alpha:
Design fir, start of the top module:
module fir(
    input clk,                               
    input signed [15:0] noisy_signal,        
    output signed [15:0] filtered_signal     
);
    integer i, j;
    localparam [143:0] COEFFS = {16'h04F6,    
                                 16'h0AE4,    
                                 16'h1089,    
                                 16'h1469,    
                                 16'h160F,    
                                 16'h1496,    
                                 16'h1089,    
                                 16'h0AE4,    
                                 16'h04F6};   
    reg signed [15:0] delayed_signal [0:8];
    reg signed [31:0] prod  [0:8];
    reg signed [32:0] sum_0 [0:4];
    reg signed [33:0] sum_1 [0:2];
    reg signed [34:0] sum_2 [0:1];
    reg signed [35:0] sum_3;
    always @(posedge clk) begin
        delayed_signal[0] <= noisy_signal;
        for (i = 1; i <= 8; i = i + 1) begin
            delayed_signal[i] <= delayed_signal[i - 1];
        end
    end
    always @(posedge clk) begin
        for (j = 0; j <= 8; j = j + 1) begin
            prod[j] <= delayed_signal[j] * $signed(COEFFS[16*j +: 16]);
        end
    end
    always @(posedge clk) begin
        sum_0[0] <= prod[0] + prod[1];
        sum_0[1] <= prod[2] + prod[3];
  ...
Size in the first run: ~5800 cells after synthesis, ~680 flip-flops.
Settings: LEC_CHECK=0, CAP_MARGIN=20, CORE_MARGIN=2, CORE_UTILIZATION=72, CTS_CLUSTER_DIAMETER=400, CTS_CLUSTER_SIZE=10, PLACE_DENSITY=0.39, SETUP_SLACK_MARGIN=0.48, SLEW_MARGIN=20; clock period 1.64 ns.
run.sh (not shown) runs the stock make flow with config.mk's settings and CLKGATE_MAP_FILE=.
alpha: aborted in clock tree synthesis (4_1_cts) (tool error)
## Diff of input files: beta against alpha
diff --git a/flow/config.mk b/flow/config.mk
--- a/flow/config.mk
+++ b/flow/config.mk
@@ -7,0 +8 @@
+export ABC_AREA = 1
@@ -11,4 +12,2 @@
-export CTS_CLUSTER_DIAMETER = 400
-export CTS_CLUSTER_SIZE = 10
-export PLACE_DENSITY = 0.39
-export SETUP_SLACK_MARGIN = 0.48
+export CTS_CLUSTER_DIAMETER = 330
+export CTS_CLUSTER_SIZE = 99
@@ -15,0 +15 @@
+export TNS_END_PERCENT = 10
==> flow/constraint.sdc <==
create_clock -name core_clock -period 3.17 [get_ports {clk}]
set_input_delay 0.6340 -clock core_clock [delete_from_list [all_inputs] [get_ports {clk}]]
set_output_delay 0.6340 -clock core_clock [all_outputs]
set_load 0.01 [all_outputs]
[summary]
beta failed in global routing (5_1_grt) with GRT-0232.
Synthesized area per cell: beta vs alpha down 2.5 sq um
Summary of beta over alpha: net count entering floorplan now sits higher, post-synthesis instance total rose 58%, arithmetic-cell share of the synthesized area counting full adders, half adders and majority gates saw a decrease, synthesized-area fraction occupied by and/or/nand/nor cells now sits higher.
Yosys-reported design area after synthesis, alpha and beta: smaller value in alpha
Compared with alpha, in beta post-placement worst setup slack rose 2580 ps, number of standard-cell rows in the floorplan climbed 8, area after synthesis +about 17%, final weighted congestion in routability-driven placement +about 4%.
#### Input delta (gamma over beta)
diff --git a/flow/config.mk b/flow/config.mk
--- a/flow/config.mk
+++ b/flow/config.mk
@@ -12,2 +12,3 @@
-export CTS_CLUSTER_DIAMETER = 330
-export CTS_CLUSTER_SIZE = 99
+export CTS_CLUSTER_DIAMETER = 400
+export CTS_CLUSTER_SIZE = 79
+export SETUP_SLACK_MARGIN = 0.46
@@ -15 +15,0 @@
-export TNS_END_PERCENT = 10
==> flow/constraint.sdc <==
create_clock -name core_clock -period 1.64 [get_ports {clk}]
set_input_delay 0.3280 -clock core_clock [delete_from_list [all_inputs] [get_ports {clk}]]
set_output_delay 0.3280 -clock core_clock [all_outputs]
set_load 0.01 [all_outputs]
Results
What ended gamma was a tool error in clock tree synthesis (4_1_cts); the run never finished. beta -> gamma: synthesized chip area reported by yosys delta 0, exact match. Re number of distinct library cells after synthesis: no difference whatsoever between beta and gamma. The yosys stat cell total was comparable across beta and gamma. The count of port buffers added during placement of beta and that of gamma are within noise of each other. Taking beta over gamma, the half-perimeter wire length after placement ratio works out to 0.872. Post-detailed-placement cell area went up by more than 10% going from beta to gamma. gamma: worst slack at placement lower than beta.

fir again, from the RTL that the note above started with.
==> flow/config.mk <==
export PLATFORM = sky130hd
export DESIGN_NAME = fir
export DESIGN_NICKNAME = fir
export VERILOG_FILES = /design/flow/design.v
export SDC_FILE = /design/flow/constraint.sdc
export NUM_CORES = 4
export LEC_CHECK = 0
export ABC_AREA = 1
export CAP_MARGIN = 20
export CORE_MARGIN = 2
export CORE_UTILIZATION = 71
export CTS_CLUSTER_DIAMETER = 231
export CTS_CLUSTER_SIZE = 41
export PLACE_DENSITY_LB_ADDON = 0.15
export SLEW_MARGIN = 20
==> flow/constraint.sdc <==
create_clock -name core_clock -period 1.28 [get_ports {clk}]
set_input_delay 0.2560 -clock core_clock [delete_from_list [all_inputs] [get_ports {clk}]]
set_output_delay 0.2560 -clock core_clock [all_outputs]
set_load 0.01 [all_outputs]
The first run ended with an error in 4_1_cts.
Then changed:
- CORE_UTILIZATION: 71 -> 66
- CTS_CLUSTER_DIAMETER: 231 -> 382
- CTS_CLUSTER_SIZE: 41 -> default
- PLACE_DENSITY: default -> 0.35
- PLACE_DENSITY_LB_ADDON: 0.15 -> default
- SETUP_SLACK_MARGIN: default -> 1.13
- clock period: 1.28 -> 5.05 ns (I/O delays scaled with it)
- The changed run went through all stages and came out clean
- synthesized cell count stays the same
- die size came out higher by about 7.5%
- synthesized area does not change
Then changed:
- ABC_AREA: 1 -> default
- CORE_UTILIZATION: 66 -> 72
- CTS_CLUSTER_DIAMETER: 382 -> 400
- PLACE_DENSITY: 0.35 -> default
- SETUP_SLACK_MARGIN: 1.13 -> 0.26
- clock period: 5.05 -> 1.64 ns (I/O delays scaled with it)
This time the run aborted during 4_1_cts with DPL-0038.
Area after synthesis went down by 15%.
Synthesized cell count fell by 37%.
Die size is lower by 22%.
Then changed:
- CORE_UTILIZATION: 72 -> 66
- CTS_CLUSTER_DIAMETER: 400 -> default
- PLACE_DENSITY: default -> 0.35
- SETUP_SLACK_MARGIN: 0.26 -> default
- clock period: 1.64 -> 5.05 ns (I/O delays scaled with it)
Effect: The changed run produced a layout that fails on setup timing; area after synthesis is unchanged; die size grows by a little under a tenth; synthesized cell count is unchanged.

fir again, from the RTL that the note above started with.
Design fir, start of the top module:
module fir(
    input clk,                               
    input signed [15:0] noisy_signal,        
    output signed [15:0] filtered_signal     
);
Settings: LEC_CHECK=0, ABC_AREA=1, CAP_MARGIN=5, CELL_PAD_IN_SITES_DETAIL_PLACEMENT=1, CELL_PAD_IN_SITES_GLOBAL_PLACEMENT=1, CORE_ASPECT_RATIO=1.56, CORE_MARGIN=8, CORE_UTILIZATION=56, CTS_CLUSTER_DIAMETER=122, GPL_TIMING_DRIVEN=0, HOLD_SLACK_MARGIN=0.15, MIN_ROUTING_LAYER=met1, SLEW_MARGIN=0, TNS_END_PERCENT=50; clock period 6.53 ns.
The starting point produced a layout that fails on max-capacitance violations, max-slew violations.
==> next run, changes <==
- ABC_AREA: 1 -> unset
- CAP_MARGIN: 5 -> 20
- CELL_PAD_IN_SITES_DETAIL_PLACEMENT: 1 -> unset
- CELL_PAD_IN_SITES_GLOBAL_PLACEMENT: 1 -> unset
- CORE_ASPECT_RATIO: 1.56 -> unset
- CORE_MARGIN: 8 -> 2
- CORE_UTILIZATION: 56 -> 17
- CTS_CLUSTER_DIAMETER: 122 -> unset
- GPL_TIMING_DRIVEN: 0 -> unset
- HOLD_SLACK_MARGIN: 0.15 -> unset
- MIN_ROUTING_LAYER: met1 -> unset
- SLEW_MARGIN: 0 -> 20
- TNS_END_PERCENT: 50 -> unset
- clock period: 6.53 -> 5.7 ns (I/O delays scaled with it)
What happened:
- The new run produced a clean layout
- first-iteration DRC count goes down by about 30%
- synthesized area goes down by 15%
- worst setup slack is better by 0.11 ns
- routed wire length goes down by 50%
- final cell count goes down by about 5%
- critical path depth goes up by 2
- via count goes down by about 36%
- count of clock-buffer cells in the layout goes up by 25
- clock skew goes down by 0.015 ns
==> next run, changes <==
- ABC_AREA: unset -> 1
- CORE_UTILIZATION: 17 -> 66
- CTS_CLUSTER_SIZE: unset -> 99
- PLACE_DENSITY: unset -> 0.35
- SETUP_SLACK_MARGIN: unset -> 1.19
- clock period: 5.7 -> 5.05 ns (I/O delays scaled with it)
Result: The changed run went through all stages and came out clean; synthesized area goes up by 17%; via count goes up by 68%; die size goes down by 69%; setup slack improves by 0.068 ns; non-clock buffer count goes up by 241; synthesized cell count goes up by 58%; final area goes up by 22%; utilization goes up by 61 points.
==> next run, changes <==
- CORE_UTILIZATION: 66 -> 72
- CTS_CLUSTER_SIZE: 99 -> 72
- PLACE_DENSITY: 0.35 -> unset
- SETUP_SLACK_MARGIN: 1.19 -> -0.07
- clock period: 5.05 -> 4.07 ns (I/O delays scaled with it)
Result: This time the run died in global routing (5_1_grt) (GRT-0232). Die size came out lower by 8.2%. Synthesized cell count stays the same. Synthesized area does not change.

Starting RTL as in the previous note.
## fir
module fir(
    input clk,                               
    input signed [15:0] noisy_signal,        
    output signed [15:0] filtered_signal     
);
    integer i, j;
    localparam [143:0] COEFFS = {16'h04F6,    
                                 16'h0AE4,    
                                 16'h1089,    
                                 16'h1469,    
                                 16'h160F,    
                                 16'h1496,    
                                 16'h1089,    
                                 16'h0AE4,    
                                 16'h04F6};   
    reg signed [15:0] delayed_signal [0:8];
    reg signed [31:0] prod  [0:8];
    reg signed [32:0] sum_0 [0:4];
    reg signed [33:0] sum_1 [0:2];
    reg signed [34:0] sum_2 [0:1];
    reg signed [35:0] sum_3;
    always @(posedge clk) begin
        delayed_signal[0] <= noisy_signal;
        for (i = 1; i <= 8; i = i + 1) begin
            delayed_signal[i] <= delayed_signal[i - 1];
        end
    end
    always @(posedge clk) begin
        for (j = 0; j <= 8; j = j + 1) begin
            prod[j] <= delayed_signal[j] * $signed(COEFFS[16*j +: 16]);
        end
    end
    always @(posedge clk) begin
        sum_0[0] <= prod[0] + prod[1];
        sum_0[1] <= prod[2] + prod[3];
        sum_0[2] <= prod[4] + prod[5];
        sum_0[3] <= prod[6] + prod[7];
        sum_0[4] <= prod[8];
    end
    always @(posedge clk) begin
        sum_1[0] <= sum_0[0] + sum_0[1];
        sum_1[1] <= sum_0[2] + sum_0[3];
        sum_1[2] <= sum_0[4];
    end
    always @(posedge clk) begin
        sum_2[0] <= sum_1[0] + sum_1[1];
        sum_2[1] <= sum_1[2];
    end
  ...
==> flow/config.mk <==
export PLATFORM = sky130hd
export DESIGN_NAME = fir
export DESIGN_NICKNAME = fir
export VERILOG_FILES = /design/flow/design.v
export SDC_FILE = /design/flow/constraint.sdc
export NUM_CORES = 4
export LEC_CHECK = 0
export ABC_AREA = 1
export CAP_MARGIN = 10
export CELL_PAD_IN_SITES_DETAIL_PLACEMENT = 1
export CELL_PAD_IN_SITES_GLOBAL_PLACEMENT = 1
export CORE_ASPECT_RATIO = 1.56
export CORE_MARGIN = 8
export CORE_UTILIZATION = 41
export CTS_CLUSTER_DIAMETER = 122
export GPL_TIMING_DRIVEN = 0
export MIN_ROUTING_LAYER = met2
export PLACE_DENSITY_LB_ADDON = 0.18
export SLEW_MARGIN = 0
export TNS_END_PERCENT = 50
==> flow/constraint.sdc <==
create_clock -name core_clock -period 6.53 [get_ports {clk}]
set_input_delay 1.3060 -clock core_clock [delete_from_list [all_inputs] [get_ports {clk}]]
set_output_delay 1.3060 -clock core_clock [all_outputs]
set_load 0.01 [all_outputs]
The first run produced a clean layout.
Change:
Settings changed: CAP_MARGIN 10 to 20, CELL_PAD_IN_SITES_DETAIL_PLACEMENT 1 to 2, CORE_ASPECT_RATIO 1.56 to default, CORE_MARGIN 8 to 2, CORE_UTILIZATION 41 to 40, CTS_CLUSTER_DIAMETER 122 to default, MAX_ROUTING_LAYER from default to met4, MIN_ROUTING_LAYER met2 to default, PLACE_DENSITY_LB_ADDON 0.18 to default, SLEW_MARGIN 0 to 20, TNS_END_PERCENT 50 to default.
Clock period 6.53 ns to 6.0 ns, I/O delays scaled along.
The changed run passed the timing, DRC and antenna checks.
Clock-buffer cell count goes up by 9.
Wire length increases by 1.5%.
Global-route usage decreases by 11 points.

fir again, from the RTL that the note above started with.
make LEC_CHECK=0 ABC_AREA=1 CAP_MARGIN=20 CORE_ASPECT_RATIO=1.41 CORE_MARGIN=2 CORE_UTILIZATION=72 CTS_CLUSTER_DIAMETER=329 CTS_CLUSTER_SIZE=81 HOLD_SLACK_MARGIN=0.13 PLACE_DENSITY_LB_ADDON=0.2 SLEW_MARGIN=20 finish   # period 3.31 ns
The starting point stopped in 5_1_grt.
Rerun with:
==> flow/config.mk (replaced) <==
export PLATFORM = sky130hd
export DESIGN_NAME = fir
export DESIGN_NICKNAME = fir
export VERILOG_FILES = /design/flow/design.v
export SDC_FILE = /design/flow/constraint.sdc
export NUM_CORES = 4
export LEC_CHECK = 0
export CAP_MARGIN = 20
export CORE_MARGIN = 2
export CORE_UTILIZATION = 40
export SLEW_MARGIN = 20
==> flow/constraint.sdc (replaced) <==
create_clock -name core_clock -period 5.7 [get_ports {clk}]
set_input_delay 1.1400 -clock core_clock [delete_from_list [all_inputs] [get_ports {clk}]]
set_output_delay 1.1400 -clock core_clock [all_outputs]
set_load 0.01 [all_outputs]
After rerunning: The changed run completed without violations; synthesized area falls by 15%; synthesized cell count falls by 37%; die size rises by 52%.
Rerun with:
--- a/flow/config.mk
+++ b/flow/config.mk
@@ -7,0 +8 @@
+export ABC_AREA = 0
@@ -8,0 +10 @@
+export CELL_PAD_IN_SITES_DETAIL_PLACEMENT = 2
@@ -10,0 +13,2 @@
+export GPL_TIMING_DRIVEN = 0
+export MAX_ROUTING_LAYER = met5
==> flow/constraint.sdc (replaced) <==
create_clock -name core_clock -period 6.0 [get_ports {clk}]
set_input_delay 1.2000 -clock core_clock [delete_from_list [all_inputs] [get_ports {clk}]]
set_output_delay 1.2000 -clock core_clock [all_outputs]
set_load 0.01 [all_outputs]
=>
- The new run stopped in 5_1_grt (ODB-0269)
- synthesized cell count is unchanged
- die size stays the same
- synthesized area is unchanged
Rerun with:
--- a/flow/config.mk
+++ b/flow/config.mk
@@ -8 +8 @@
-export ABC_AREA = 0
+export ABC_AREA = 1
@@ -10 +9,0 @@
-export CELL_PAD_IN_SITES_DETAIL_PLACEMENT = 2
@@ -12,3 +11,3 @@
-export CORE_UTILIZATION = 40
-export GPL_TIMING_DRIVEN = 0
-export MAX_ROUTING_LAYER = met5
+export CORE_UTILIZATION = 72
+export PLACE_DENSITY = 0.64
+export SETUP_SLACK_MARGIN = 0.96
==> flow/constraint.sdc (replaced) <==
create_clock -name core_clock -period 3.17 [get_ports {clk}]
set_input_delay 0.6340 -clock core_clock [delete_from_list [all_inputs] [get_ports {clk}]]
set_output_delay 0.6340 -clock core_clock [all_outputs]
set_load 0.01 [all_outputs]
=>
- The changed run never finished: it broke off in 5_1_grt, error GRT-0116
- die area falls by a quarter to a third
- area after synthesis is higher by about a fifth
- synthesized cell count climbs by well over a third

fir again, from the RTL that the note above started with.
clock: 4.24 ns
lec_check: 0
abc_area: 1
cap_margin: 20
cell_pad_in_sites_detail_placement: 0
cell_pad_in_sites_global_placement: 0
core_margin: 2
core_utilization: 72
cts_cluster_diameter: 90
cts_cluster_size: 75
gpl_timing_driven: 1
min_routing_layer: met1
place_density_lb_addon: 0.18
setup_slack_margin: 0.64
slew_margin: 15
tns_end_percent: 50
The starting point never finished: it broke off in global routing.
Next try:
CELL_PAD_IN_SITES_DETAIL_PLACEMENT = unset   (was 0)
CELL_PAD_IN_SITES_GLOBAL_PLACEMENT = unset   (was 0)
CTS_CLUSTER_DIAMETER = 231   (was 90)
CTS_CLUSTER_SIZE = 41   (was 75)
GPL_TIMING_DRIVEN = unset   (was 1)
MIN_ROUTING_LAYER = unset   (was met1)
PLACE_DENSITY_LB_ADDON = 0.21   (was 0.18)
SETUP_SLACK_MARGIN = unset   (was 0.64)
SLEW_MARGIN = 20   (was 15)
TNS_END_PERCENT = unset   (was 50)
clock period = 1.21 ns   (was 4.24 ns; I/O delays follow)
Outcome: This time the run died in clock tree synthesis; die size is unchanged; area after synthesis stays the same; synthesized cell count does not change.
Next try:
ABC_AREA = unset   (was 1)
CORE_UTILIZATION = 40   (was 72)
CTS_CLUSTER_DIAMETER = unset   (was 231)
CTS_CLUSTER_SIZE = unset   (was 41)
PLACE_DENSITY_LB_ADDON = unset   (was 0.21)
clock period = 6.0 ns   (was 1.21 ns; I/O delays follow)
Result: The new run completed without violations. Die size came out higher by 53%. Synthesized cell count goes down by 37%. Area after synthesis decreases by about 15%.
Next try:
ABC_AREA = 1   (was unset)
CORE_UTILIZATION = 72   (was 40)
CTS_CLUSTER_SIZE = 99   (was unset)
clock period = 4.87 ns   (was 6.0 ns; I/O delays follow)
After rerunning: Final cell count grows by a quarter to a third. Routed wire length rises by well over a third. Via count climbs by well over a third. Setup slack degrades by 0.20 ns.
Next try:
CTS_CLUSTER_DIAMETER = 400   (was unset)
CTS_CLUSTER_SIZE = unset   (was 99)
PLACE_DENSITY = 0.38   (was unset)
SETUP_SLACK_MARGIN = 0.26   (was unset)
clock period = 1.64 ns   (was 4.87 ns; I/O delays follow)
=>
- Now the flow aborted during global routing
- area after synthesis is unchanged
- die area is unchanged
- synthesized cell count is unchanged
